== run 1 ==
Design cpu, start of the top module:
module cpu(
    input rst_n, clk,
    input [31:0] imem_insn,
    output [31:0] imem_addr,
    output [31:0] trace_instruction, trace_rd_value,
    output [11:0] trace_imm,
    output [4:0] trace_rd, trace_rs1, trace_rs2
);
    wire        imm_sel,
                write_enable,
                write_enable_reg,
                write_enable_alu;
    wire [31:0] instruction_reg,
                mux_result,
                mux_result_reg,
                rs1_value,
                rs1_value_reg,
                rs2_value,
                rs2_value_reg,
                alu_result,
                alu_result_reg,
                rd_wb_value,
                rd_wb_value_2,
                raw_rs1_value,
                raw_rs2_value;
    wire [11:0] imm_value;
    wire [6:0]  funct7,
                funct7_reg,
                opcode,
                opcode_reg;
    wire [4:0]  rd_sel,
                rd_sel_reg,
                rd_sel_wb,
                rd_write_back,
                rd_write_back_2,
                rs1_sel,
                rs1_sel_reg,
                rs2_sel,
                rs2_sel_reg,
                get_rs1,
                get_rs2;                
    wire [2:0]  funct3,
                funct3_reg;    
    pipeline_reg_instruction pri(
        .clk(clk),
        .instruction_in(imem_insn),
        .instruction_out(instruction_reg),
        .trace_instruction(trace_instruction)
    );
    pipeline_reg_decoder prd(
        .clk(clk),
        .write_enable_in(write_enable),
        .mux_result_in(mux_result),
        .rs1_value_in(raw_rs1_value),
        .opcode_in(opcode),
        .funct7_in(funct7),
        .rd_sel_in(rd_sel),
        .funct3_in(funct3),
        .write_enable_out(write_enable_reg),
        .mux_result_out(mux_result_reg),
        .rs1_value_out(rs1_value_reg),
        .opcode_out(opcode_reg),
        .funct7_out(funct7_reg),
        .rd_sel_out(rd_sel_reg),
        .funct3_out(funct3_reg),
        .raw_rd(rd_write_back)
    );
    pipeline_reg_alu pra(
        .clk(clk),
        .write_enable_in(write_enable_reg),
        .rd_sel_in(rd_sel_reg),
        .alu_result_in(alu_result),
        .write_enable_out(write_enable_alu),
        .rd_sel_out(rd_sel_wb),
        .alu_result_out(alu_result_reg),
        .rd_write_back_2(rd_write_back_2),
        .rd_wb_value_2(rd_wb_value_2)
    );
  ...
Size: ~4700 cells after synthesis, about 160 I/O pins.
clock: 3.27 ns
lec_check: 0
cap_margin: 20
core_margin: 2
core_utilization: 67
cts_cluster_size: 41
slew_margin: 20
run.sh (not shown) runs the stock make flow with config.mk's settings and CLKGATE_MAP_FILE=.
Run status, run 1: aborted in 5_1_grt, error ODB-0269
> inputs changed (run 1 -> run 2)
- putting ABC_AREA at 1 where nothing was set
- swapping 67 for 65 in CORE_UTILIZATION
- swapping 41 for 98 in CTS_CLUSTER_SIZE
- swapping 3.27 for 2.73 in the clock period (ns, I/O delays scaled along)
==> comparison <==
Run 2 vs run 1 on core box area: run 2 is the higher one. 5_1_grt: run 2 exited with error. Run 2 reports a lower number of cells upsized or downsized after cts than run 1 does. Higher cell area after placement among run 1 and run 2: run 2. Initial core utilization, run 1 and run 2, lower one = run 2. Run 1 → run 2: pre-CTS setup slack went down 0.25 ns, number of setup buffers added after CTS went down 8, multiplexer share of the synthesized area went down 21 points.
#### Input delta (run 3 over run 2)
- putting CELL_PAD_IN_SITES_DETAIL_PLACEMENT at 0 where nothing was set
- putting CELL_PAD_IN_SITES_GLOBAL_PLACEMENT at 0 where nothing was set
- swapping 20 for 15 in CAP_MARGIN
- swapping 65 for 68 in CORE_UTILIZATION
- clearing CTS_CLUSTER_SIZE, which used to be 98
- putting GPL_ROUTABILITY_DRIVEN at 1 where nothing was set
- putting HOLD_SLACK_MARGIN at -0.08 where nothing was set
- putting CTS_CLUSTER_DIAMETER at 347 where nothing was set
- putting MAX_ROUTING_LAYER at met4 where nothing was set
- clearing ABC_AREA, which used to be 1
- swapping 2.73 for 1.87 in the clock period (ns, I/O delays scaled along)
## What came out
- Run status, run 3: aborted in 5_1_grt, error GRT-0116
- Yosys cell count ends up higher on run 2.
- Compared run 3 against run 2; adder and majority gate portion of the synthesized area within noise.
- Run 3 gives less area after synthesis than run 2 did.
Modified inputs, run 4 compared to run 3
- clearing MAX_ROUTING_LAYER, which used to be met4
- swapping 15 for 20 in CAP_MARGIN
- clearing CTS_CLUSTER_DIAMETER, which used to be 347
- clearing CELL_PAD_IN_SITES_DETAIL_PLACEMENT, which used to be 0
- swapping 68 for 50 in CORE_UTILIZATION
- clearing CELL_PAD_IN_SITES_GLOBAL_PLACEMENT, which used to be 0
- clearing HOLD_SLACK_MARGIN, which used to be -0.08
- clearing GPL_ROUTABILITY_DRIVEN, which used to be 1
- swapping 1.87 for 4.74 in the clock period (ns, I/O delays scaled along)
==> comparison <==
Run 3 did not finish: a tool error stopped it during 5_1_grt.
No stage failed in run 4, and the final checks on the layout all came back clean.
The core utilization before placement reported for run 4 is smaller than that of run 3 by 18 points.
Measured against run 3, the area after detailed placement of run 4 comes out at 0.890 times the reference value.
The placed wire-length estimate reported for run 4 is smaller than that of run 3 by about 20%.
Diff run 3 -> run 4: die area picked up an extra 34000 µm², post-placement cell count lost 7.7%, floorplan die height picked up an extra 16%.
Relative to run 3, row count has increased by 17% in run 4.
Compared run 4 vs run 3, and last weighted congestion value of the routability-driven placer is down in run 4.
[inputs] run 5 vs run 4
- PLACE_DENSITY_LB_ADDON now 0.05, previously not set
- CAP_MARGIN now 15, was 20
- CELL_PAD_IN_SITES_DETAIL_PLACEMENT now 0, previously not set
- MAX_ROUTING_LAYER now met4, previously not set
- CORE_UTILIZATION now 72, was 50
- CELL_PAD_IN_SITES_GLOBAL_PLACEMENT now 0, previously not set
- GPL_ROUTABILITY_DRIVEN now 1, previously not set
- CTS_CLUSTER_SIZE now 42, previously not set
- the clock period (ns, I/O delays scaled along) now 3.03, was 4.74
[summary]
- Run 5: aborted in 5_1_grt (tool error)
- Compared with run 4, run 5 shows standard cell area after detailed placement that has gone up by a few percent.
- Per the comparison of run 5 with run 4, last weighted congestion value of the routability-driven placer +about 14%, half-perimeter wire length after placement saw an increase, total die size now smaller.
- Post-cts gate resize count (run 5 over run 4): increase, 327
- On starting density of the core, the lower figure sits with run 4, not run 5.
- Taking run 4 as the reference, in run 5 synthesized cell count roughly the same; worst slack at placement fell by 1.18 ns; distinct cell type count of the synthesized netlist level.

========
cpu again, from the RTL that the note above started with.
make LEC_CHECK=0 ABC_AREA=1 CAP_MARGIN=20 CORE_MARGIN=2 CORE_UTILIZATION=72 CTS_CLUSTER_SIZE=10 SLEW_MARGIN=20 finish   # period 4.43 ns
The starting point did not get past global routing (5_1_grt) with GRT-0232.
Rerun with:
Settings changed: ABC_AREA 1 to unset, CELL_PAD_IN_SITES_DETAIL_PLACEMENT set to 1, CELL_PAD_IN_SITES_GLOBAL_PLACEMENT set to 2, CORE_ASPECT_RATIO set to 0.54, CORE_MARGIN 2 to 6, CORE_UTILIZATION 72 to 40, CTS_CLUSTER_DIAMETER set to 330, CTS_CLUSTER_SIZE 10 to unset, GPL_TIMING_DRIVEN set to 1, HOLD_SLACK_MARGIN set to -0.02, MAX_ROUTING_LAYER set to met4, PLACE_DENSITY_LB_ADDON set to 0.2, SLEW_MARGIN 20 to 40, TNS_END_PERCENT set to 60.
Clock period 4.43 ns to 2.8 ns, I/O delays scaled along.
=> Now the flow completed, yet does not pass: negative setup slack. Synthesized cell count fell by well over a third. Area after synthesis fell by a few percent. Die size rose by well over a third.
Rerun with:
Settings changed: ABC_AREA set to 1, CELL_PAD_IN_SITES_DETAIL_PLACEMENT 1 to 2, CELL_PAD_IN_SITES_GLOBAL_PLACEMENT 2 to unset, CORE_ASPECT_RATIO 0.54 to 0.96, CORE_MARGIN 6 to 3, CORE_UTILIZATION 40 to 50, CTS_CLUSTER_DIAMETER 330 to 131, GPL_ROUTABILITY_DRIVEN set to 0, GPL_TIMING_DRIVEN 1 to 0, HOLD_SLACK_MARGIN -0.02 to unset, MAX_ROUTING_LAYER met4 to unset, MIN_ROUTING_LAYER set to met2, PLACE_DENSITY_LB_ADDON 0.2 to unset, SLEW_MARGIN 40 to 25, TNS_END_PERCENT 60 to unset.
Clock period 2.8 ns to 5.0 ns, I/O delays scaled along.
The new run never finished: it broke off in detailed placement (3_5_place_dp).
Synthesized area rises by a few percent.
Die area falls by about a fifth.
Synthesized cell count rises by well over a third.
Rerun with:
Settings changed: ABC_AREA 1 to unset, CAP_MARGIN 20 to 40, CELL_PAD_IN_SITES_DETAIL_PLACEMENT 2 to unset, CORE_ASPECT_RATIO 0.96 to unset, CORE_MARGIN 3 to 2, CORE_UTILIZATION 50 to 72, CTS_CLUSTER_DIAMETER 131 to 381, CTS_CLUSTER_SIZE set to 40, GPL_ROUTABILITY_DRIVEN 0 to unset, GPL_TIMING_DRIVEN 0 to unset, MIN_ROUTING_LAYER met2 to unset, PLACE_DENSITY set to 0.65, SETUP_SLACK_MARGIN set to 0.67, SLEW_MARGIN 25 to 20.
Clock period 5.0 ns to 3.57 ns, I/O delays scaled along.
Outcome:
- This time the run ended with an error in global routing (5_1_grt), error GRT-0116
- die size goes down by 35%
- synthesized area went down by 6.0%
- synthesized cell count drops by 41%

========
## build 44
Starting RTL as in the previous note.
Settings: LEC_CHECK=0, CAP_MARGIN=15, CELL_PAD_IN_SITES_DETAIL_PLACEMENT=0, CELL_PAD_IN_SITES_GLOBAL_PLACEMENT=0, CORE_MARGIN=2, CORE_UTILIZATION=68, GPL_ROUTABILITY_DRIVEN=1, MAX_ROUTING_LAYER=met4, SLEW_MARGIN=20; clock period 2.26 ns.
Build 44 did not finish: a tool error stopped it during global routing.
Input changes introduced in build 42 (baseline for comparison: build 44):
- swapping 15 for 20 in CAP_MARGIN
- clearing CELL_PAD_IN_SITES_DETAIL_PLACEMENT, which used to be 0
- clearing MAX_ROUTING_LAYER, which used to be met4
- clearing CELL_PAD_IN_SITES_GLOBAL_PLACEMENT, which used to be 0
- clearing GPL_ROUTABILITY_DRIVEN, which used to be 1
- swapping 68 for 47 in CORE_UTILIZATION
- swapping 2.26 for 4.74 in the clock period (ns, I/O delays scaled along)
Results
The sole clean run among build 44 and build 42 is build 42.
Diff build 44 -> build 42: horizontal extent of the die picked up an extra 62 um, buffers inserted during post-CTS setup optimization lost 134, cell count listed in synth_stat.txt neither gained nor lost much.
Re number of levels the H-tree was split into: build 44 was lower than build 42.
Going from build 44 to build 42, the number of placed cells counting well taps was found to have gone down by 380.
Build 42 vs. build 44: minimum setup slack after placement climbed 1.84 ns; total number of placement rows saw an increase; effective utilization at floorplan saw a decrease; die height higher.
Maximum count of clock buffers along a single path came out exactly the same in build 44 and build 42.
### build 42 -> build 76
- putting SETUP_SLACK_MARGIN at 0.99 where nothing was set
- swapping 47 for 61 in CORE_UTILIZATION
- swapping 4.74 for 3.63 in the clock period (ns, I/O delays scaled along)
## What came out
Total wirelength of the detailed-routed design delta (build 76 − build 42): unfavourable. Utilization: build 76 vs build 42 up 22 points. When the final numbers for build 42 and build 76 were put side by side, the pre-CTS setup slack turned out to be smaller in build 76. Insertion delay of the later-clocked pin in the worst-skew pair, build 42 and build 76: higher on build 42.
Modified inputs, build 82 compared to build 76
- MAX_ROUTING_LAYER: unset -> met4
- SETUP_SLACK_MARGIN: 0.99 -> 0.7
- CAP_MARGIN: 20 -> 15
- ABC_AREA: unset -> 1
- PLACE_DENSITY_LB_ADDON: unset -> 0.05
- TNS_END_PERCENT: unset -> 45
- CTS_CLUSTER_SIZE: unset -> 45
- CTS_CLUSTER_DIAMETER: unset -> 152
- CELL_PAD_IN_SITES_DETAIL_PLACEMENT: unset -> 2
- CORE_MARGIN: 2 -> 10
- CORE_UTILIZATION: 61 -> 51
- CELL_PAD_IN_SITES_GLOBAL_PLACEMENT: unset -> 1
- GPL_ROUTABILITY_DRIVEN: unset -> 1
- HOLD_SLACK_MARGIN: unset -> 0.06
- the clock period (ns, I/O delays scaled along): 3.63 -> 3.55
==> comparison <==
- Status: build 82 FAILED at detailed placement (tool error)
- Diff build 76 -> build 82: synthesized area shows an increase of 6.3%, yosys synthesis chip area rose by 4100 sq um, share of synthesized area occupied by flip-flops and latches decreased by 3.3 points relative to the old numbers.
- Build 82 against build 76: aoi/oai-family share of the synthesized area went up; global placement routability congestion went down.
- Against build 76, build 82 comes in 15 points higher on area fraction in and, or, nand and nor cells.
- Looking at placeable core region, build 82 sits above build 76.

========
Setup of the previous run:
Starting RTL as in the previous note.
clock: 3.33 ns
lec_check: 0
cap_margin: 30
core_margin: 2
core_utilization: 72
cts_cluster_size: 53
place_density_lb_addon: 0.27
slew_margin: 20
The previous run: aborted in global routing (tool error)
The following lists how the current run was set up differently from the previous run:
Settings: removing PLACE_DENSITY_LB_ADDON (formerly 0.27); setting CELL_PAD_IN_SITES_DETAIL_PLACEMENT to 0 for the first time; changing CAP_MARGIN from 30 to 15; changing CORE_UTILIZATION from 72 to 69; setting GPL_ROUTABILITY_DRIVEN to 1 for the first time; removing CTS_CLUSTER_SIZE (formerly 53); setting PLACE_DENSITY to 0.64 for the first time; setting CELL_PAD_IN_SITES_GLOBAL_PLACEMENT to 0 for the first time; setting MAX_ROUTING_LAYER to met4 for the first time; changing the clock period (ns, I/O delays scaled along) from 3.33 to 3.03.
Results
For the current run, the flow was terminated by a tool error in global routing and produced no final design.
Diff the current run..the previous run | clock sink count | unchanged
Changes observed in the current run relative to the previous run: die size went up about 4.3%, post-place setup slack went down 210 ps, total cells reported by yosys after synthesis held.
